==> flow/config.mk <==
export PLATFORM = sky130hd
export DESIGN_NAME = ALU
export DESIGN_NICKNAME = ALU
export VERILOG_FILES = /design/flow/design.v
export SDC_FILE = /design/flow/constraint.sdc
export NUM_CORES = 4
export LEC_CHECK = 0
export CAP_MARGIN = 20
export CELL_PAD_IN_SITES_GLOBAL_PLACEMENT = 2
export CORE_MARGIN = 2
export CORE_UTILIZATION = 36
export CTS_CLUSTER_DIAMETER = 351
export CTS_CLUSTER_SIZE = 60
export PLACE_DENSITY = 0.63
export SETUP_SLACK_MARGIN = 1.64
export SLEW_MARGIN = 20
export TNS_END_PERCENT = 20
==> flow/constraint.sdc <==
create_clock -name core_clock -period 7.0 [get_ports {i_clk}]
set_input_delay 1.4000 -clock core_clock [delete_from_list [all_inputs] [get_ports {i_clk}]]
set_output_delay 1.4000 -clock core_clock [all_outputs]
set_load 0.01 [all_outputs]
==> flow/design.v <==
module ALU #(
    parameter DATA_W = 32
)
(
    input                       i_clk,    
    input                       i_rst_n,  
    input                       i_valid,  
    input [DATA_W - 1 : 0]      i_A,      
    input [DATA_W - 1 : 0]      i_B,      
    input [         2 : 0]      i_inst,   
    output [2*DATA_W - 1 : 0]   o_data,   
    output                      o_done    
);
    parameter S_IDLE           = 2'd0;
    parameter S_ONE_CYCLE_OP   = 2'd1;
    parameter S_MULTI_CYCLE_OP = 2'd2;
    reg  [         1: 0] state, state_nxt;  
    reg  [  DATA_W-1: 0] operand_a, operand_a_nxt;
    reg  [  DATA_W-1: 0] operand_b, operand_b_nxt;
    reg  [         2: 0] inst, inst_nxt;
    wire [  DATA_W-1: 0] add_buf, sub_buf;
    reg  [  2*DATA_W: 0] shift_reg, shift_reg_nxt;
    reg                  done, done_nxt;
    reg  [         4: 0] counter;
    assign add_buf = operand_a + operand_b;
    assign sub_buf = operand_a - operand_b;
    assign o_data = shift_reg[ 2*DATA_W-1: 0];
    assign o_done = done;
    always @(*) begin
        if (i_valid) begin
            operand_a_nxt = i_A;
            operand_b_nxt = i_B;
            inst_nxt      = i_inst;
        end
        else begin
            operand_a_nxt = operand_a;
            operand_b_nxt = operand_b;
            inst_nxt      = inst;
        end
    end
    always @(*) begin
        case(state)
            S_IDLE           :  begin
                if (i_valid) state_nxt = (i_inst >= 6 ) ? S_MULTI_CYCLE_OP : S_ONE_CYCLE_OP;
                else state_nxt = state;
            end
            S_ONE_CYCLE_OP   :  state_nxt = S_IDLE;
            S_MULTI_CYCLE_OP :  state_nxt = (counter == 31) ? S_IDLE : state;           
            default : state_nxt = state;
        endcase
    end
    always @(posedge i_clk) begin 
        counter <= (state == S_MULTI_CYCLE_OP) ? counter + 5'd1 : 5'd0;
    end
    always @(*) begin
        shift_reg_nxt = shift_reg;
        case (state)
            S_IDLE          : begin
                shift_reg_nxt = 65'b0;
                done_nxt = 1'b0;
            end
            S_ONE_CYCLE_OP  : begin
                case (inst)
                    3'd0    : begin
                        if ((operand_a[DATA_W-1] == 1) && (operand_b[DATA_W-1] == 1) && (add_buf[DATA_W-1] == 0))
                            shift_reg_nxt[31:0] = {1'b1, 31'b0};
                        else if ((operand_a[DATA_W-1] == 0) && (operand_b[DATA_W-1] == 0) && (add_buf[DATA_W-1] == 1))
                            shift_reg_nxt[31:0] = {1'b0, {31{1'b1}}};
                        else
                            shift_reg_nxt[31:0] = add_buf;
                    end
                    3'd1    : begin
                        if ((operand_a[DATA_W-1] == 1) && (operand_b[DATA_W-1] == 0) && (sub_buf[DATA_W-1] == 0))
                            shift_reg_nxt[31:0] = {1'b1, 31'b0};
                        else if ((operand_a[DATA_W-1] == 0) && (operand_b[DATA_W-1] == 1) && (sub_buf[DATA_W-1] == 1))
                            shift_reg_nxt[31:0] = {1'b0, {31{1'b1}}};
                        else
                            shift_reg_nxt[31:0] = sub_buf;
                    end
                    3'd2    : shift_reg_nxt[31:0] = operand_a & operand_b;
                    3'd3    : shift_reg_nxt[31:0] = operand_a | operand_b;
                    3'd4    : shift_reg_nxt[31:0] = ($signed(operand_a) < $signed(operand_b)) ? 32'd1 : 32'd0;
                    3'd5    : shift_reg_nxt[31:0] = $signed(operand_a) >>> $signed(operand_b);
                    default : shift_reg_nxt[31:0] = shift_reg[31:0];
                endcase
                shift_reg_nxt[64:32] = 33'b0;
                done_nxt = 1'b1;
            end
            S_MULTI_CYCLE_OP: begin
                case (inst)
                    3'd6    : begin
                        if (counter == 0)
                            shift_reg_nxt[31:0] = operand_a;
                        else
                            shift_reg_nxt[31:0] = shift_reg[31:0];
                        if(shift_reg_nxt[0] == 1)
                            shift_reg_nxt[64:32] = shift_reg[63:32] + operand_b;
                        else
                            shift_reg_nxt[64:32] = shift_reg[63:32];
                        shift_reg_nxt = shift_reg_nxt >> 1;
                        if (counter == 31) 
                            done_nxt = 1'b1;
                        else 
                            done_nxt = 1'b0;
                    end
                    3'd7    :begin
                        if (counter == 0) begin
                            if ((operand_b == 1) && (operand_a[31] == 1)) begin
                                shift_reg_nxt[31:1] = operand_a[30:0];
                                shift_reg_nxt[32] = 0;
                                shift_reg_nxt[0] = 1;
                            end
                            else begin
                                shift_reg_nxt[32:1] = operand_a;
                                shift_reg_nxt[0] = 0;
                            end
                            shift_reg_nxt[63:33] = shift_reg[63:33];
                        end
                        else begin
                            if (shift_reg[63:32] >= operand_b) begin
                                shift_reg_nxt[63:32] = shift_reg[63:32] - operand_b;
                                shift_reg_nxt[0] = 1;
                            end
                            else begin
                                shift_reg_nxt[63:32] = shift_reg[63:32];
                                shift_reg_nxt[0] = 0;
                            end
                            shift_reg_nxt[31:1] = shift_reg[31:1];
                        end
                        if (counter == 31) 
                            done_nxt = 1'b1;
                        else begin
                            shift_reg_nxt = shift_reg_nxt << 1;
                            done_nxt = 1'b0;
                        end
                    end
                    default :begin
                        shift_reg_nxt = shift_reg;
                        done_nxt = done;
                    end
                endcase
            end
            default : begin
                shift_reg_nxt = shift_reg;
                done_nxt = 1'b0;
            end
        endcase
    end
    always @(posedge i_clk or negedge i_rst_n) begin
        if(!i_rst_n) begin 
            done <= 0;
        end
        else begin
            done <= done_nxt;
        end
    end
    always @(posedge i_clk or negedge i_rst_n) begin
        if (!i_rst_n) begin
            state       <= S_IDLE;
            operand_a   <= 0;
            operand_b   <= 0;
            inst        <= 0;
            shift_reg   <= 0;
        end
        else begin
            state       <= state_nxt;
            operand_a   <= operand_a_nxt;
            operand_b   <= operand_b_nxt;
            inst        <= inst_nxt;
            shift_reg   <= shift_reg_nxt;
        end
    end
endmodule
==> flow/run.sh <==
#!/bin/bash
# the make line also repeats each setting of config.mk as NAME=value (left out here)
make -C /OpenROAD-flow-scripts/flow DESIGN_CONFIG=/design/flow/config.mk WORK_HOME=/design/flow/orfs CLKGATE_MAP_FILE= finish
==> results.ini, run 1 <==
[run_status]
run_status = timing/DRC/antenna clean

[setup_path]
worstSetupStartpoint = operand_b[5]
worst-path-buf-inv = 2
cp.depth = 12
timing.rr.start = operand_b[5]
crit_family = AND-OR/OR-AND gates
crit_type = flop to flop
reg2reg_slack_ns = 2.29
crit_top_cell = mux2i_1
cp.required_ns = 7.38
cp.arrival_ns = 5.09
end_kind = flop
r2r_end = shift_reg[34]
critPathSlowestCell = a21bo_2
cpPeakStageDelay_ns = 0.72
cp-endpoint = shift_reg[34]
rr_worst_depth = 12
critPathMaxFanout = 30
start_kind = flop
path_cells = clkinv_1 > ha_1 > a211oi_1 > o21bai_1 > o2111ai_1 > o211ai_2 > o21ai_1 > a21bo_2 > buf_4 > mux2i_1 > mux2i_1 > a221o_1

[drt]
first_pass_iters = 5
drc = 0
num_vias = 19535
ant_nets = 0
wire_per_inst_um = 27.9
wirelength_um = 88100
dr.first_iter.drc_count = 1783
diodes = 0
viasPerCell = 6.20

[yosys]
synth.distinct_cells = 105
topCellsByArea = dfrtp_1 (18%), ha_1 (11%), o21ai_0 (7.0%)
synth_nets = 2695
synth_area_um2 = 18400
flop_cell = dfrtp_1
ys_sh_aoi = 0.323
yosysMostFrequentCell = nand2_1
synth.top_cell.area_share = 0.182
ys_area_um2 = 18400
top_cells_by_count = nand2_1 (315), o21ai_0 (259), a21oi_1 (239)
ys_warn_count = 1
yosys_cells = 2456
logic_family = AND-OR/OR-AND gates
fa_ha_area_frac = 0.116
yosys.area_share.simple = 0.184
synth_xor_xnor_area_share = 0.0475
ys_seq_share = 0.189
top_area_cell = dfrtp_1
ys_async_sr_fraction = 0.964
edf_count = 0
synth_cells = 2456
mux_area_frac = 0.0654
ys_seq_elements = 140
avgSynthCellArea_um2 = 7.50

[timing]
rsz0062_at_grt = false
hold_ws_ns = 0.448
setup_viol = 0
slew_viol_final = 0
period_used_share = 0.673
skew_ns = 0.0159
worst_pin_slew_ns = 1.05
fin_ws_ns = 2.29
max_clock_freq_mhz = 212
fin_crit_ns = 4.71
hold_violations = 0
setup-tns-final_ns = 0
slew_headroom = 0.295

[clocking]
cts_max_path_buffers = 2
cts_buffers = 17
cts_tree = yes
ctsHoldBuffers = 0
clk_pin_slew_worst_paths_ns = 0.07
h-tree-depth = 4
cts_root_buf = clkbuf_16
cts_setup_buffers = 0
ctsResizeCount = 0
cts_sinks = 140
clkLatencyLatePin_ns = 0.50

[global_route]
grt_pass1_wl_um = 129000
gr-usage-all-layers = 0.328
grt_pass1_vias = 18647
grt_max_degree = 81
grt-ovfl-total = 0
antenna_found_initial = 0

[pwr]
comb_power_mw = 4.21
power.group.top = combinational cells
ir_drop_mv = 0.188
pg_clk_mw = 1.06
p_int_mw = 3.24
p_switching_mw = 3.42
seqPwrFrac = 0.208
pg_seq_mw = 1.38
clkPwrFrac = 0.159
swShare = 0.514
powerDensity_nw_per_um2 = 321
p_comb_frac = 0.632
p_leak_nw = 8.64

[hold_path]
whs_endpoint = counter[0]
whs_path_depth = 1
hp-start = counter[0]
hold_path.class = flop to flop

[placed_design]
hpwlAfterDp_um = 66100
io_buffers = 134
place_ws_ns = 2.37
place.gp.congestion = 0.948
dp.cells = 3121

[final_layout]
fin_cells = 3153
nNetsFinal = 2707
area_delta_synth_final_pct = 12.4

[floorplanning]
fp-row-count = 82
num_io_pins = 135
core_um2 = 50400
die_y_um = 230
die_area_um2 = 53000
fp_util = 0.366
die_x_um = 230

[run]
warnings = 126
maxCapViolations = 0

[per-stage QoR]
| stage | power, mW | area [µm²] | utilization |
|---|---|---|---|
| 4_1_cts | 6.62 | 20700 | 0.411 |
| 3_3_place_gp | 5.53 | 20100 | 0.398 |
| 6_report | 6.65 | 20700 | 0.411 |
| 5_1_grt | 7.09 | 20700 | 0.411 |
| 3_5_place_dp | 5.51 | 20100 | 0.398 |
| 2_1_floorplan | 4.03 | 18400 | - |
[layer usage]
metal,GRT usage,routed length (µm)
met1,0.464,41600
met2,0.502,38600
met3,0.0487,4980
met4,0.119,2910
met5,0,0
[area by class of cell]
type | count | area (µm²)
well taps | 672 | 841
flip-flops and latches | 140 | 3480
clock inverters | 15 | 210
multi-input cells | 2000 | 13600
fillers | 5301 | 29700
repair buffers | 170 | 1610
clock buffers | 17 | 425
inverters | 139 | 524
==> run 2: changes to the inputs <==
- CELL_PAD_IN_SITES_GLOBAL_PLACEMENT: 2 -> unset
- CORE_UTILIZATION: 36 -> 59
- CTS_CLUSTER_DIAMETER: 351 -> unset
- CTS_CLUSTER_SIZE: 60 -> unset
- PLACE_DENSITY: 0.63 -> unset
- SETUP_SLACK_MARGIN: 1.64 -> 1.38
- TNS_END_PERCENT: 20 -> unset
- clock period: 7.0 -> 4.96 ns (I/O delays scaled with it)
==> results.ini, run 2 <==
[run_status]
run_status = timing/DRC/antenna clean

[floorplanning]
die_y_um = 181  ; -22%
die_x_um = 181  ; -22%
core_um2 = 30700  ; -39%
die_area_um2 = 32700  ; -38%
fp_util = 0.601  ; +0.235
fp-row-count = 64  ; -22%
num_io_pins = 135  ; unchanged

[yosys]
fa_ha_area_frac = 0.116  ; unchanged
synth_cells = 2456  ; unchanged
ys_async_sr_fraction = 0.964  ; unchanged
synth_xor_xnor_area_share = 0.0475  ; unchanged
avgSynthCellArea_um2 = 7.50  ; unchanged
ys_warn_count = 1  ; unchanged
flop_cell = dfrtp_1
synth_nets = 2695  ; unchanged
yosys_cells = 2456  ; unchanged
top_cells_by_count = nand2_1 (315), o21ai_0 (259), a21oi_1 (239)
edf_count = 0  ; unchanged
synth.distinct_cells = 105  ; unchanged
ys_seq_elements = 140  ; unchanged
top_area_cell = dfrtp_1
ys_sh_aoi = 0.323  ; unchanged
logic_family = AND-OR/OR-AND gates
synth_area_um2 = 18400  ; unchanged
ys_seq_share = 0.189  ; unchanged
yosys.area_share.simple = 0.184  ; unchanged
topCellsByArea = dfrtp_1 (18%), ha_1 (11%), o21ai_0 (7.0%)
mux_area_frac = 0.0654  ; unchanged
ys_area_um2 = 18400  ; unchanged
synth.top_cell.area_share = 0.182  ; unchanged
yosysMostFrequentCell = nand2_1

[pwr]
p_switching_mw = 4.98  ; +46%
clkPwrFrac = 0.141  ; -0.018
ir_drop_mv = 0.401  ; +110%
p_leak_nw = 8.93  ; +3.3%
p_int_mw = 4.79  ; +48%
powerDensity_nw_per_um2 = 451  ; +40%
pg_clk_mw = 1.38  ; +30%
p_comb_frac = 0.659  ; +0.027
swShare = 0.510  ; -0.00358
power.group.top = combinational cells
seqPwrFrac = 0.200  ; -0.008
pg_seq_mw = 1.96  ; +42%
comb_power_mw = 6.44  ; +53%

[setup_path]
timing.rr.start = operand_a[2]
path_cells = inv_1 > ha_2 > nand2b_1 > o2111ai_2 > a31oi_4 > nand3_4 > a31oi_4 > or4_4 > nand4_1 > and2_2 > bufbuf_16 > a2111oi_2 > o21ai_1
cp.depth = 13  ; +1
r2r_end = shift_reg[26]
worstSetupStartpoint = operand_a[2]
cp.arrival_ns = 3.94  ; -1.15 ns
crit_top_cell = a31oi_4
rr_worst_depth = 13  ; +1
end_kind = flop
crit_type = flop to flop
cp.required_ns = 5.32  ; -2.06 ns
start_kind = flop
cp-endpoint = shift_reg[26]
worst-path-buf-inv = 2  ; unchanged
critPathMaxFanout = 13  ; -57%
crit_family = AND-OR/OR-AND gates
critPathSlowestCell = dfrtp_2
reg2reg_slack_ns = 1.38  ; -0.91 ns
cpPeakStageDelay_ns = 0.48  ; -0.24 ns

[placed_design]
hpwlAfterDp_um = 57400  ; -13%
io_buffers = 134  ; unchanged
place.gp.congestion = 1.13  ; +19%
place_ws_ns = 0.936  ; -1.44 ns
dp.cells = 2865  ; -8.2%

[final_layout]
area_delta_synth_final_pct = 17.7
nNetsFinal = 2766  ; +2.2%
fin_cells = 2937  ; -6.9%
fin_util = 0.707  ; +0.296

[timing]
slew_viol_final = 0  ; unchanged
period_used_share = 0.723  ; +0.0498
skew_ns = 0.0188  ; +0.00299 ns
worst_pin_slew_ns = 0.992  ; -0.0609 ns
setup_viol = 0  ; unchanged
hold_violations = 0  ; unchanged
fin_ws_ns = 1.38  ; -0.914 ns
rsz0062_at_grt = true
slew_headroom = 0.339  ; +0.0439
max_clock_freq_mhz = 279  ; +31%
setup-tns-final_ns = 0  ; unchanged
fin_crit_ns = 3.58  ; -1.13 ns

[global_route]
antenna_found_initial = 1  ; +1
grt_pass1_vias = 19919  ; +6.8%
grt-ovfl-total = 0  ; unchanged
gr-usage-all-layers = 0.475  ; +0.148
grt_pass1_wl_um = 120000  ; -7.2%
grt_max_degree = 97  ; +20%

[run]
maxCapViolations = 0  ; unchanged
warnings = 127  ; +0.79%

[drt]
wire_per_inst_um = 27.5  ; -1.7%
wirelength_um = 80700  ; -8.4%
ant_nets = 0  ; unchanged
viasPerCell = 7.26  ; +17%
num_vias = 21336  ; +9.2%
dr.first_iter.drc_count = 3418  ; +92%
first_pass_iters = 8  ; +3
drc = 0  ; unchanged

[clocking]
cts_max_path_buffers = 2  ; unchanged
clk_pin_slew_worst_paths_ns = 0.07  ; about the same
h-tree-depth = 4  ; unchanged
clkLatencyLatePin_ns = 0.49  ; about the same
cts_sinks = 140  ; unchanged
cts_tree = yes
cts_buffers = 17  ; unchanged
cts_root_buf = clkbuf_16

[hold_path]
hold_path.class = input pin to async pin

## run 2: area by class of cell
type	count	area, µm²
tap	396	495
multi-input combinational	2000	14300
timing repair buffer	229	2220
antenna	1	2.50
clock buffer	19	443
inverter	139	537
sequential	140	3520
fill	2420	8990
clock inverter	13	141
## run 2: metal layers
layer | global-route usage | part of all wire | vias up
met5 | 0 | 0 | -
met4 | 0.318 | 0.082 | 0
met3 | 0.141 | 0.14 | 485
met2 | 0.683 | 0.41 | 1813
met1 | 0.615 | 0.37 | 9963
li1 | - | - | 9075
## run 2: stage by stage
stage	total power [mW]	hold slack, ns	area [µm²]
global placement	7.53	0.428	19900
finish	9.77	0.460	21700
floorplan	5.68	0.414	18400
global route	10.2	0.482	21700
CTS	9.11	0.461	20800
detailed placement	7.60	0.447	19900
## run 2: timing repair
action | 4_1_cts | 5_1_grt
endpoints found under the setup margin | 60 | 62
pin swaps | 3 | 19
hold buffers | 0 | 0
setup buffers | 8 | 28
cloned | 1 | 1
gates resized | 75 | 133
==> run 3: changes to the inputs <==
- CORE_UTILIZATION: 59 -> 70
- CTS_CLUSTER_SIZE: unset -> 28
- SETUP_SLACK_MARGIN: 1.38 -> 0.47
- clock period: 4.96 -> 1.88 ns (I/O delays scaled with it)
==> results.ini, run 3 <==
[yosys]
fa_ha_area_frac = 0.116  ; unchanged
synth.top_cell.area_share = 0.182  ; unchanged
synth.distinct_cells = 105  ; unchanged
ys_seq_share = 0.189  ; unchanged
top_cells_by_count = nand2_1 (315), o21ai_0 (259), a21oi_1 (239)
ys_seq_elements = 140  ; unchanged
edf_count = 0  ; unchanged
synth_nets = 2695  ; unchanged
top_area_cell = dfrtp_1
avgSynthCellArea_um2 = 7.50  ; unchanged
mux_area_frac = 0.0654  ; unchanged
yosys_cells = 2456  ; unchanged
ys_async_sr_fraction = 0.964  ; unchanged
synth_cells = 2456  ; unchanged
logic_family = AND-OR/OR-AND gates
flop_cell = dfrtp_1
yosysMostFrequentCell = nand2_1
synth_xor_xnor_area_share = 0.0475  ; unchanged
ys_sh_aoi = 0.323  ; unchanged
topCellsByArea = dfrtp_1 (18%), ha_1 (11%), o21ai_0 (7.0%)
yosys.area_share.simple = 0.184  ; unchanged
ys_area_um2 = 18400  ; unchanged
synth_area_um2 = 18400  ; unchanged
ys_warn_count = 1  ; unchanged

[run_status]
tool.error = [ERROR DPL-0033] detailed placement checks failed during check placement.
run_status = stopped before the end
stop_stage = detailed placement

[floorplanning]
num_io_pins = 135  ; unchanged
die_area_um2 = 27600  ; -15%
die_x_um = 166  ; -8.0%
fp_util = 0.709  ; +0.108
fp-row-count = 59  ; -7.8%
die_y_um = 166  ; -8.0%
core_um2 = 26000  ; -15%

[placed_design]
io_buffers = 134  ; unchanged
place.gp.congestion = 1.29  ; +14%

==> run 3: through the flow <==
stage | std cells | total power, mW | setup WS (ns) | hold slack, ns | instance area (µm²)
after floorplan | 2456 | 15.4 | -1.38 | 0.0804 | 18900
after global placement | 3482 | 24.1 | -1.45 | 0.281 | 25500
==> run 4: changes to the inputs <==
- CORE_ASPECT_RATIO: unset -> 0.87
- CORE_UTILIZATION: 70 -> 72
- CTS_CLUSTER_DIAMETER: unset -> 366
- PLACE_DENSITY: unset -> 0.35
- SLEW_MARGIN: 20 -> 5
- TNS_END_PERCENT: unset -> 15
- clock period: 1.88 -> 1.64 ns (I/O delays scaled with it)
==> results.ini, run 4 <==
[floorplanning]
num_io_pins = 135  ; unchanged
core_um2 = 25100  ; -3.3%
fp-row-count = 54  ; -8.5%
die_area_um2 = 26900  ; -2.7%
die_y_um = 153  ; -7.8%
die_x_um = 176  ; +5.6%
fp_util = 0.733  ; +0.0240

[yosys]
ys_sh_aoi = 0.323  ; unchanged
fa_ha_area_frac = 0.116  ; unchanged
yosys.area_share.simple = 0.184  ; unchanged
synth.top_cell.area_share = 0.182  ; unchanged
ys_async_sr_fraction = 0.964  ; unchanged
logic_family = AND-OR/OR-AND gates
ys_warn_count = 1  ; unchanged
ys_area_um2 = 18400  ; unchanged
top_cells_by_count = nand2_1 (315), o21ai_0 (259), a21oi_1 (239)
top_area_cell = dfrtp_1
yosys_cells = 2456  ; unchanged
topCellsByArea = dfrtp_1 (18%), ha_1 (11%), o21ai_0 (7.0%)
synth_nets = 2695  ; unchanged
mux_area_frac = 0.0654  ; unchanged
yosysMostFrequentCell = nand2_1
synth_cells = 2456  ; unchanged
synth.distinct_cells = 105  ; unchanged
synth_area_um2 = 18400  ; unchanged
synth_xor_xnor_area_share = 0.0475  ; unchanged
flop_cell = dfrtp_1
ys_seq_elements = 140  ; unchanged
edf_count = 0  ; unchanged
avgSynthCellArea_um2 = 7.50  ; unchanged
ys_seq_share = 0.189  ; unchanged

[run_status]
tool.error = [ERROR DPL-0038] Utilization greater than 100%, impossible to legalize
run_status = stopped before the end
stop_stage = detailed placement

[placed_design]
place.gp.congestion = 1.26  ; -2.1%
io_buffers = 134  ; unchanged

## run 4: metrics by stage
step	area [µm²]	hold slack (ns)	setup slack (ns)	TNS, ns	cells
3_3_place_gp	25500	0.271	-1.85	-106.69	3503
2_1_floorplan	18600	0.0324	-1.63	-99.34	2456
==> run 5: changes to the inputs <==
- CORE_ASPECT_RATIO: 0.87 -> unset
- CORE_UTILIZATION: 72 -> 70
- CTS_CLUSTER_DIAMETER: 366 -> 29
- CTS_CLUSTER_SIZE: 28 -> 37
- PLACE_DENSITY: 0.35 -> unset
- SETUP_SLACK_MARGIN: 0.47 -> -0.21
- SLEW_MARGIN: 5 -> 20
- TNS_END_PERCENT: 15 -> unset
- clock period: 1.64 -> 3.04 ns (I/O delays scaled with it)
==> results.ini, run 5 <==
[floorplanning]
die_y_um = 166  ; +8.5%
fp_util = 0.709  ; -0.0240
num_io_pins = 135  ; unchanged
die_area_um2 = 27600  ; +2.8%
die_x_um = 166  ; -5.3%
fp-row-count = 59  ; +9.3%
core_um2 = 26000  ; +3.4%

[placed_design]
dp.cells = 3239
io_buffers = 134  ; unchanged
hpwlAfterDp_um = 62500
place.gp.congestion = 1.29  ; +2.3%
place_area_um2 = 23300

[clocking]
h-tree-depth = 4
cts_max_path_buffers = 2
ctsHoldBuffers = 0
cts_sinks = 140
cts_buffers = 17
cts_root_buf = clkbuf_16

[yosys]
fa_ha_area_frac = 0.116  ; unchanged
yosys.area_share.simple = 0.184  ; unchanged
ys_seq_share = 0.189  ; unchanged
yosys_cells = 2456  ; unchanged
topCellsByArea = dfrtp_1 (18%), ha_1 (11%), o21ai_0 (7.0%)
synth.top_cell.area_share = 0.182  ; unchanged
top_area_cell = dfrtp_1
synth_area_um2 = 18400  ; unchanged
top_cells_by_count = nand2_1 (315), o21ai_0 (259), a21oi_1 (239)
ys_warn_count = 1  ; unchanged
mux_area_frac = 0.0654  ; unchanged
synth_cells = 2456  ; unchanged
flop_cell = dfrtp_1
ys_seq_elements = 140  ; unchanged
ys_sh_aoi = 0.323  ; unchanged
avgSynthCellArea_um2 = 7.50  ; unchanged
ys_async_sr_fraction = 0.964  ; unchanged
ys_area_um2 = 18400  ; unchanged
synth.distinct_cells = 105  ; unchanged
yosysMostFrequentCell = nand2_1
synth_xor_xnor_area_share = 0.0475  ; unchanged
logic_family = AND-OR/OR-AND gates
edf_count = 0  ; unchanged
synth_nets = 2695  ; unchanged

[run_status]
tool.error = [ERROR GRT-0116] Global routing finished with congestion. Check the congestion regions in the DRC Viewer.
run_status = stopped before the end
stop_stage = global routing

[global_route]
gr-usage-all-layers = 0.960
grt-ovfl-total = 1064

-- run 5: repair_timing --
action | 4_1_cts
endpoints found under the hold margin | 0
resized | 166
gates cloned | 3
pin swaps | 37
endpoints found under the setup margin | 63
setup buffers | 27
-- run 5: layer usage --
metal  track usage  overflow
met2          1.10       644
met4          1.02       323
met1         0.928        36
met3         0.842        52
met5         0.610         9
-- run 5: per-stage QoR --
step	setup WS (ns)	setup TNS [ns]	hold slack, ns
after floorplan	-0.234	-8.53	0.312
after global placement	-0.354	-9.28	0.432
after detailed placement	-0.408	-17.58	0.456
after CTS	-0.264	-10.42	0.0954
==> run 6: changes to the inputs <==
- ABC_AREA: unset -> 1
- CAP_MARGIN: 20 -> 15
- CELL_PAD_IN_SITES_DETAIL_PLACEMENT: unset -> 1
- CORE_ASPECT_RATIO: unset -> 0.65
- CORE_MARGIN: 2 -> 3
- CORE_UTILIZATION: 70 -> 59
- CTS_CLUSTER_DIAMETER: 29 -> 222
- CTS_CLUSTER_SIZE: 37 -> 14
- GPL_ROUTABILITY_DRIVEN: unset -> 0
- GPL_TIMING_DRIVEN: unset -> 0
- MAX_ROUTING_LAYER: unset -> met4
- PLACE_DENSITY_LB_ADDON: unset -> 0.02
- SETUP_SLACK_MARGIN: -0.21 -> -0.25
- SLEW_MARGIN: 20 -> 35
- clock period: 3.04 -> 3.77 ns (I/O delays scaled with it)
==> results.ini, run 6 <==
[yosys]
ys_seq_elements = 140  ; unchanged
yosys_cells = 3174  ; +29%
mux_area_frac = 0  ; -0.0654
topCellsByArea = dfrtp_1 (17%), nand2_1 (14%), ha_1 (11%)
avgSynthCellArea_um2 = 6.17  ; -18%
yosysMostFrequentCell = nand2_1
ys_warn_count = 1  ; unchanged
synth.distinct_cells = 68  ; -35%
top_area_cell = dfrtp_1
synth.top_cell.area_share = 0.171  ; -0.0107
fa_ha_area_frac = 0.110  ; -0.00686
flop_cell = dfrtp_1
ys_seq_share = 0.178  ; -0.0111
synth_cells = 3174  ; +29%
ys_async_sr_fraction = 0.964  ; unchanged
ys_area_um2 = 19600  ; +6.3%
synth_area_um2 = 19600  ; +6.3%
ys_sh_aoi = 0.220  ; -0.103
synth_nets = 3413  ; +27%
top_cells_by_count = nand2_1 (710), nand3_1 (388), inv_1 (287)
synth_xor_xnor_area_share = 0.0385  ; -0.00906
logic_family = simple AND/OR/NAND/NOR gates
yosys.area_share.simple = 0.347  ; +0.164
edf_count = 0  ; unchanged

[floorplanning]
fp_util = 0.603  ; -0.107
num_io_pins = 135  ; unchanged
die_area_um2 = 35500  ; +28%
die_x_um = 232  ; +40%
fp-row-count = 53  ; -10%
core_um2 = 32500  ; +25%
die_y_um = 153  ; -8.0%

[run_status]
tool.error = [ERROR DPL-0033] detailed placement checks failed during check placement.
run_status = stopped before the end
stop_stage = detailed placement

[placed_design]
io_buffers = 133  ; -0.75%

## run 6: per-stage QoR
stage | std cells | TNS (ns) | hold slack [ns] | power, mW
3_3_place_gp | 3747 | -497.30 | 0.449 | 10.1
2_1_floorplan | 3174 | 0 | 0.430 | 7.37
==> run 7: changes to the inputs <==
- ABC_AREA: 1 -> 0
- CORE_ASPECT_RATIO: 0.65 -> 1.46
- CORE_UTILIZATION: 59 -> 36
- CTS_CLUSTER_DIAMETER: 222 -> 333
- CTS_CLUSTER_SIZE: 14 -> 98
- GPL_TIMING_DRIVEN: 0 -> 1
- MAX_ROUTING_LAYER: met4 -> met5
- SETUP_SLACK_MARGIN: -0.25 -> -0.19
- TNS_END_PERCENT: unset -> 10
==> results.ini, run 7 <==
[yosys]
topCellsByArea = dfrtp_1 (18%), ha_1 (11%), o21ai_0 (7.0%)
synth.top_cell.area_share = 0.182  ; +0.0107
fa_ha_area_frac = 0.116  ; +0.00686
ys_seq_share = 0.189  ; +0.0111
synth_area_um2 = 18400  ; -5.9%
logic_family = AND-OR/OR-AND gates
edf_count = 0  ; unchanged
yosysMostFrequentCell = nand2_1
synth_nets = 2695  ; -21%
yosys_cells = 2456  ; -23%
mux_area_frac = 0.0654  ; +0.0654
synth_xor_xnor_area_share = 0.0475  ; +0.00906
ys_area_um2 = 18400  ; -5.9%
ys_async_sr_fraction = 0.964  ; unchanged
top_area_cell = dfrtp_1
avgSynthCellArea_um2 = 7.50  ; +22%
synth.distinct_cells = 105  ; +54%
ys_sh_aoi = 0.323  ; +0.103
flop_cell = dfrtp_1
yosys.area_share.simple = 0.184  ; -0.164
top_cells_by_count = nand2_1 (315), o21ai_0 (259), a21oi_1 (239)
ys_seq_elements = 140  ; unchanged
ys_warn_count = 1  ; unchanged
synth_cells = 2456  ; -23%

[drt]
first_pass_iters = 5
num_vias = 21171
dr.first_iter.drc_count = 1440
viasPerCell = 6.22
ant_nets = 0
wire_per_inst_um = 28.2
drc = 0
wirelength_um = 96000

[clocking]
cts_tree = yes
clkLatencyLatePin_ns = 0.49
clk_pin_slew_worst_paths_ns = 0.07
cts_sinks = 140
cts_buffers = 17
cts_max_path_buffers = 2
h-tree-depth = 4
cts_root_buf = clkbuf_16

[floorplanning]
fp-row-count = 99  ; +87%
die_y_um = 279  ; +83%
num_io_pins = 135  ; unchanged
core_um2 = 50300  ; +55%
die_x_um = 193  ; -17%
fp_util = 0.366  ; -0.236
die_area_um2 = 54000  ; +52%

[setup_path]
critPathMaxFanout = 6
crit_top_cell = a21oi_1
timing.rr.start = operand_b[0]
cp.depth = 12
worstSetupStartpoint = operand_b[0]
start_kind = flop
worst-path-buf-inv = 0
rr_worst_depth = 12
cp-endpoint = shift_reg[28]
critPathSlowestCell = dfrtp_2
crit_type = flop to flop
end_kind = flop
cp.arrival_ns = 4.14
crit_family = AND-OR/OR-AND gates
cp.required_ns = 4.12
cpPeakStageDelay_ns = 0.45
path_cells = ha_1 > fa_1 > a211oi_1 > o21ai_1 > a21oi_1 > a211oi_2 > o22ai_2 > o311a_1 > a2111oi_4 > or3_1 > a21oi_1 > o311ai_2
r2r_end = shift_reg[28]
reg2reg_slack_ns = -0.02

[timing]
setup_viol = 2
period_used_share = 1.01
max_clock_freq_mhz = 264
slew_viol_final = 0
hold_ws_ns = 0.215
fin_crit_ns = 3.79
slew_headroom = 0.421
hold_violations = 0
setup-tns-final_ns = -0.0333
fin_ws_ns = -0.0230
worst_pin_slew_ns = 0.863
skew_ns = 0.0120

[final_layout]
fillCellCount = 6242
fin_cells = 3404
area_delta_synth_final_pct = 24.3
nNetsFinal = 2973

[placed_design]
dp.cells = 3369
hpwlAfterDp_um = 74800
io_buffers = 134  ; +0.75%

[run_status]
so_faults = setup timing
run_status = finished with violations

[pwr]
power.group.top = combinational cells
ir_drop_mv = 0.394
p_comb_frac = 0.682
total_power_mw = 13.7
p_switching_mw = 6.76
swShare = 0.494
pg_clk_mw = 2.03
clkPwrFrac = 0.149
p_leak_nw = 9.98
comb_power_mw = 9.34
powerDensity_nw_per_um2 = 597
pg_seq_mw = 2.31
seqPwrFrac = 0.169
p_int_mw = 6.92

[hold_path]
hold_path.class = input pin to async pin

[global_route]
grt_max_degree = 63
grt_pass1_vias = 22550
gr-usage-all-layers = 0.346
grt_pass1_wl_um = 143000
antenna_found_initial = 2
grt-ovfl-total = 0

[run]
maxCapViolations = 0
warnings = 124

==> run 7: stage by stage <==
stage,worst slack [ns],area (µm²),util
3_5_place_dp,-0.121,22200,0.441
5_1_grt,-0.188,22900,0.455
3_3_place_gp,-0.0672,22200,0.441
6_report,-0.0230,22900,0.455
4_1_cts,-0.139,22800,0.454
2_1_floorplan,-0.0735,18400,-
==> run 7: layout make-up <==
class                   instances  area, µm²  share of cell area
repair buffers                436       3770               0.165
diodes                          1       2.50            0.000109
flip-flops and latches        140       3480               0.152
clock inverters                13        213             0.00929
inverters                     139        524              0.0229
clock buffers                  19        443              0.0193
multi-input cells            2000      13600               0.596
well taps                     656        821              0.0358
==> run 7: what timing repair did <==
item,4_1_cts,5_1_grt
setup buffers,0,2
gates resized,0,7
hold buffers,0,0
setup endpoints to repair,0,20
==> run 7: routing by layer <==
| metal | global-route usage | routed length [µm] | vias up |
|---|---|---|---|
| met2 | 0.614 | 48000 | 804 |
| met5 | 0 | 28 | - |
| met4 | 0.222 | 6790 | 4 |
| met1 | 0.392 | 36900 | 10585 |
| met3 | 0.0427 | 4340 | 311 |
| li1 | - | - | 9467 |
==> run 8: changes to the inputs <==
- ABC_AREA: 0 -> unset
- CAP_MARGIN: 15 -> 20
- CELL_PAD_IN_SITES_DETAIL_PLACEMENT: 1 -> unset
- CORE_ASPECT_RATIO: 1.46 -> 0.87
- CORE_MARGIN: 3 -> 2
- CORE_UTILIZATION: 36 -> 72
- CTS_CLUSTER_DIAMETER: 333 -> 366
- CTS_CLUSTER_SIZE: 98 -> 28
- GPL_ROUTABILITY_DRIVEN: 0 -> unset
- GPL_TIMING_DRIVEN: 1 -> unset
- HOLD_SLACK_MARGIN: unset -> 0.29
- MAX_ROUTING_LAYER: met5 -> unset
- PLACE_DENSITY_LB_ADDON: 0.02 -> 0.0
- SETUP_SLACK_MARGIN: -0.19 -> 0.39
- SLEW_MARGIN: 35 -> 10
- TNS_END_PERCENT: 10 -> unset
- clock period: 3.77 -> 1.64 ns (I/O delays scaled with it)
==> results.ini, run 8 <==
[floorplanning]
die_x_um = 176  ; -9.2%
num_io_pins = 135  ; unchanged
core_um2 = 25100  ; -50%
fp-row-count = 54  ; -45%
fp_util = 0.733  ; +0.367
die_area_um2 = 26900  ; -50%
die_y_um = 153  ; -45%

[yosys]
ys_seq_share = 0.189  ; unchanged
mux_area_frac = 0.0654  ; unchanged
synth.top_cell.area_share = 0.182  ; unchanged
ys_async_sr_fraction = 0.964  ; unchanged
synth_nets = 2695  ; unchanged
fa_ha_area_frac = 0.116  ; unchanged
synth.distinct_cells = 105  ; unchanged
synth_cells = 2456  ; unchanged
topCellsByArea = dfrtp_1 (18%), ha_1 (11%), o21ai_0 (7.0%)
yosys_cells = 2456  ; unchanged
ys_seq_elements = 140  ; unchanged
ys_area_um2 = 18400  ; unchanged
ys_warn_count = 1  ; unchanged
synth_area_um2 = 18400  ; unchanged
yosys.area_share.simple = 0.184  ; unchanged
edf_count = 0  ; unchanged
top_cells_by_count = nand2_1 (315), o21ai_0 (259), a21oi_1 (239)
avgSynthCellArea_um2 = 7.50  ; unchanged
flop_cell = dfrtp_1
top_area_cell = dfrtp_1
ys_sh_aoi = 0.323  ; unchanged
yosysMostFrequentCell = nand2_1
logic_family = AND-OR/OR-AND gates
synth_xor_xnor_area_share = 0.0475  ; unchanged

[placed_design]
place.gp.congestion = 1.30
io_buffers = 134  ; unchanged

[run_status]
tool.error = [ERROR DPL-0038] Utilization greater than 100%, impossible to legalize
run_status = stopped before the end
stop_stage = detailed placement

## run 8: per-stage QoR
step | power, mW | cells | TNS (ns) | hold WS [ns]
2_1_floorplan | 17.7 | 2456 | -92.31 | 0.0324
3_3_place_gp | 28.1 | 3520 | -92.29 | 0.233
==> run 9: changes to the inputs <==
- ABC_AREA: unset -> 0
- CAP_MARGIN: 20 -> 15
- CELL_PAD_IN_SITES_DETAIL_PLACEMENT: unset -> 0
- CORE_ASPECT_RATIO: 0.87 -> 0.65
- CORE_MARGIN: 2 -> 3
- CORE_UTILIZATION: 72 -> 70
- CTS_CLUSTER_DIAMETER: 366 -> unset
- CTS_CLUSTER_SIZE: 28 -> 14
- GPL_ROUTABILITY_DRIVEN: unset -> 1
- GPL_TIMING_DRIVEN: unset -> 1
- HOLD_SLACK_MARGIN: 0.29 -> unset
- MAX_ROUTING_LAYER: unset -> met5
- PLACE_DENSITY_LB_ADDON: 0.0 -> 0.02
- SETUP_SLACK_MARGIN: 0.39 -> -0.19
- SLEW_MARGIN: 10 -> 35
- clock period: 1.64 -> 3.62 ns (I/O delays scaled with it)
==> results.ini, run 9 <==
[timing]
period_used_share = 1.08
hold_violations = 0
setup_viol = 53
setup-tns-final_ns = -6.48
worst_pin_slew_ns = 0.865
max_clock_freq_mhz = 257
fin_ws_ns = -0.277
skew_ns = 0.0138
hold_ws_ns = 0.209
slew_headroom = 0.423
slew_viol_final = 0
fin_crit_ns = 3.90

[pwr]
p_int_mw = 6.65
p_leak_nw = 9.27
pg_clk_mw = 1.96
p_switching_mw = 6.86
ir_drop_mv = 0.563
swShare = 0.508
comb_power_mw = 9.05
power.group.top = combinational cells
powerDensity_nw_per_um2 = 632
clkPwrFrac = 0.145
seqPwrFrac = 0.185
total_power_mw = 13.5
pg_seq_mw = 2.50
p_comb_frac = 0.670

[setup_path]
cp.depth = 14
cpPeakStageDelay_ns = 0.44
rr_worst_depth = 14
cp.arrival_ns = 4.22
cp.required_ns = 3.94
r2r_end = shift_reg[56]
crit_type = flop to flop
critPathMaxFanout = 15
start_kind = flop
timing.rr.start = operand_b[3]
worst-path-buf-inv = 3
end_kind = flop
crit_family = AND-OR/OR-AND gates
path_cells = inv_2 > ha_1 > a21oi_1 > a21oi_2 > o2111ai_1 > o211ai_2 > o21ai_2 > a21bo_4 > buf_12 > buf_4 > nor2_1 > a221o_1 > nand3_1 > o211ai_1
cp-endpoint = shift_reg[56]
worstSetupStartpoint = operand_b[3]
critPathSlowestCell = dfrtp_1
reg2reg_slack_ns = -0.28

[drt]
ant_nets = 0
wirelength_um = 77900
num_vias = 22318
diodes = 0
drc = 0
viasPerCell = 7.57
dr.first_iter.drc_count = 5118
first_pass_iters = 23
wire_per_inst_um = 26.4

[yosys]
yosys_cells = 2456  ; unchanged
flop_cell = dfrtp_1
topCellsByArea = dfrtp_1 (18%), ha_1 (11%), o21ai_0 (7.0%)
fa_ha_area_frac = 0.116  ; unchanged
ys_area_um2 = 18400  ; unchanged
synth_nets = 2695  ; unchanged
synth_area_um2 = 18400  ; unchanged
yosys.area_share.simple = 0.184  ; unchanged
synth_cells = 2456  ; unchanged
yosysMostFrequentCell = nand2_1
synth.distinct_cells = 105  ; unchanged
ys_async_sr_fraction = 0.964  ; unchanged
ys_warn_count = 1  ; unchanged
ys_sh_aoi = 0.323  ; unchanged
synth.top_cell.area_share = 0.182  ; unchanged
top_cells_by_count = nand2_1 (315), o21ai_0 (259), a21oi_1 (239)
top_area_cell = dfrtp_1
ys_seq_elements = 140  ; unchanged
mux_area_frac = 0.0654  ; unchanged
ys_seq_share = 0.189  ; unchanged
synth_xor_xnor_area_share = 0.0475  ; unchanged
edf_count = 0  ; unchanged
avgSynthCellArea_um2 = 7.50  ; unchanged
logic_family = AND-OR/OR-AND gates

[run_status]
so_faults = setup timing
run_status = finished with violations

[final_layout]
fin_cells = 2950
mi_logic_area_um2 = 13700
nNetsFinal = 2833
fin_area_um2 = 21400
area_delta_synth_final_pct = 16.0
seqCellArea_um2 = 3480
fillCellCount = 1701
fin_util = 0.832

[global_route]
grt_pass1_vias = 20374
grt_max_degree = 102
antenna_found_initial = 1
grt-ovfl-total = 0
gr-usage-all-layers = 0.522
grt_pass1_wl_um = 116000

[placed_design]
dp.cells = 2916
place_area_um2 = 20600
place.gp.congestion = 1.26  ; -3.3%
io_buffers = 134  ; unchanged
hpwlAfterDp_um = 57100
place_ws_ns = -0.0795

[clocking]
cts_root_buf = clkbuf_16
cts_sinks = 140
clkLatencyLatePin_ns = 0.47
cts_max_path_buffers = 2
h-tree-depth = 4
clk_pin_slew_worst_paths_ns = 0.07
cts_tree = yes
cts_buffers = 17
ctsHoldBuffers = 0

[run]
warnings = 126
maxCapViolations = 0

[floorplanning]
die_y_um = 137  ; -11%
num_io_pins = 135  ; unchanged
die_area_um2 = 28400  ; +5.4%
core_um2 = 25700  ; +2.2%
fp-row-count = 47  ; -13%
fp_util = 0.717  ; -0.0161
die_x_um = 207  ; +18%

[hold_path]
hold_path.class = input pin to async pin

-- run 9: cell type report --
class                      count  area share
clock buffer                  18      0.0201
inverter                     139      0.0245
tap                          343      0.0201
timing repair buffer         296       0.123
sequential                   140       0.163
multi-input combinational   2000       0.640
clock inverter                14     0.00913
-- run 9: what timing repair did --
action,in CTS,in global routing
setup endpoints to repair,0,36
setup buffers,0,1
gates resized,0,19
-- run 9: layer usage --
layer,global-route usage,vias to the layer above,part of all wire
met2,0.699,2429,0.36
met1,0.662,9982,0.35
met3,0.272,710,0.20
li1,-,9189,-
met4,0.312,8,0.086
met5,0.0241,-,0.0023
==> run 10: changes to the inputs <==
- ABC_AREA: 0 -> unset
- CAP_MARGIN: 15 -> 20
- CELL_PAD_IN_SITES_DETAIL_PLACEMENT: 0 -> unset
- CORE_ASPECT_RATIO: 0.65 -> unset
- CORE_MARGIN: 3 -> 2
- CTS_CLUSTER_DIAMETER: unset -> 366
- CTS_CLUSTER_SIZE: 14 -> 28
- GPL_ROUTABILITY_DRIVEN: 1 -> unset
- GPL_TIMING_DRIVEN: 1 -> unset
- MAX_ROUTING_LAYER: met5 -> unset
- PLACE_DENSITY_LB_ADDON: 0.02 -> 0.0
- SETUP_SLACK_MARGIN: -0.19 -> 0.47
- SLEW_MARGIN: 35 -> 20
- clock period: 3.62 -> 1.64 ns (I/O delays scaled with it)
==> results.ini, run 10 <==
[yosys]
synth_area_um2 = 18400  ; unchanged
edf_count = 0  ; unchanged
yosysMostFrequentCell = nand2_1
fa_ha_area_frac = 0.116  ; unchanged
ys_async_sr_fraction = 0.964  ; unchanged
synth_nets = 2695  ; unchanged
topCellsByArea = dfrtp_1 (18%), ha_1 (11%), o21ai_0 (7.0%)
synth.distinct_cells = 105  ; unchanged
mux_area_frac = 0.0654  ; unchanged
yosys_cells = 2456  ; unchanged
top_area_cell = dfrtp_1
ys_warn_count = 1  ; unchanged
yosys.area_share.simple = 0.184  ; unchanged
ys_sh_aoi = 0.323  ; unchanged
logic_family = AND-OR/OR-AND gates
synth_cells = 2456  ; unchanged
ys_seq_elements = 140  ; unchanged
flop_cell = dfrtp_1
avgSynthCellArea_um2 = 7.50  ; unchanged
ys_area_um2 = 18400  ; unchanged
synth_xor_xnor_area_share = 0.0475  ; unchanged
top_cells_by_count = nand2_1 (315), o21ai_0 (259), a21oi_1 (239)
ys_seq_share = 0.189  ; unchanged
synth.top_cell.area_share = 0.182  ; unchanged

[floorplanning]
fp_util = 0.709  ; -0.00791
die_y_um = 166  ; +22%
core_um2 = 26000  ; +1.1%
fp-row-count = 59  ; +26%
die_x_um = 166  ; -20%
num_io_pins = 135  ; unchanged
die_area_um2 = 27600  ; -2.5%

[run_status]
run_status = stopped before the end
stop_stage = detailed placement
tool.error = [ERROR DPL-0033] detailed placement checks failed during check placement.

[placed_design]
io_buffers = 134  ; unchanged
place.gp.congestion = 1.27  ; +0.64%

## run 10: through the flow
stage	worst slack [ns]	total power [mW]
after global placement	-1.67	27.5
after floorplan	-1.62	17.7
==> run 11: changes to the inputs <==
- CTS_CLUSTER_DIAMETER: 366 -> 29
- CTS_CLUSTER_SIZE: 28 -> 37
- HOLD_SLACK_MARGIN: unset -> 0.29
- PLACE_DENSITY_LB_ADDON: 0.0 -> unset
- SETUP_SLACK_MARGIN: 0.47 -> 0.53
- clock period: 1.64 -> 3.49 ns (I/O delays scaled with it)
==> results.ini, run 11 <==
[run_status]
run_status = stopped before the end
stop_stage = global routing
tool.error = [ERROR GRT-0116] Global routing finished with congestion. Check the congestion regions in the DRC Viewer.

[yosys]
logic_family = AND-OR/OR-AND gates
yosys.area_share.simple = 0.184  ; unchanged
mux_area_frac = 0.0654  ; unchanged
synth_area_um2 = 18400  ; unchanged
edf_count = 0  ; unchanged
flop_cell = dfrtp_1
synth_nets = 2695  ; unchanged
ys_area_um2 = 18400  ; unchanged
synth.distinct_cells = 105  ; unchanged
ys_warn_count = 1  ; unchanged
yosys_cells = 2456  ; unchanged
fa_ha_area_frac = 0.116  ; unchanged
ys_seq_share = 0.189  ; unchanged
yosysMostFrequentCell = nand2_1
synth.top_cell.area_share = 0.182  ; unchanged
top_area_cell = dfrtp_1
ys_async_sr_fraction = 0.964  ; unchanged
ys_seq_elements = 140  ; unchanged
ys_sh_aoi = 0.323  ; unchanged
synth_cells = 2456  ; unchanged
topCellsByArea = dfrtp_1 (18%), ha_1 (11%), o21ai_0 (7.0%)
avgSynthCellArea_um2 = 7.50  ; unchanged
synth_xor_xnor_area_share = 0.0475  ; unchanged
top_cells_by_count = nand2_1 (315), o21ai_0 (259), a21oi_1 (239)

[placed_design]
place.gp.congestion = 1.26  ; -0.52%
hpwlAfterDp_um = 57700
place_ws_ns = -0.145
io_buffers = 134  ; unchanged

[floorplanning]
num_io_pins = 135  ; unchanged
die_y_um = 166  ; unchanged
die_x_um = 166  ; unchanged
fp_util = 0.709  ; unchanged
fp-row-count = 59  ; unchanged
core_um2 = 26000  ; unchanged
die_area_um2 = 27600  ; unchanged

[global_route]
grt-ovfl-total = 89
gr-usage-all-layers = 0.790

[clocking]
cts_root_buf = clkbuf_16
cts_sinks = 140
h-tree-depth = 4
cts_max_path_buffers = 2
cts_buffers = 17

## run 11: stage by stage
stage | setup TNS (ns) | utilization | cell area, µm² | cells
2_1_floorplan | 0 | - | 18800 | 2456
3_3_place_gp | -0.0168 | 0.821 | 21300 | 2956
3_5_place_dp | -1.29 | 0.821 | 21300 | 2956
4_1_cts | 0 | 0.925 | 24000 | 3089
## run 11: routing by layer
layer | GRT usage | overflow
met4 | 0.753 | 43
met3 | 0.634 | 0
met1 | 0.821 | 0
met5 | 0.264 | 1
met2 | 0.943 | 45
## run 11: what timing repair did
item | CTS
hold buffers | 1
gates resized | 274
endpoints found under the setup margin | 64
pin swaps | 105
endpoints found under the hold margin | 49
cloned | 7
setup buffers | 93
Power figures rest on the tool's default switching activity, not on a simulated workload.
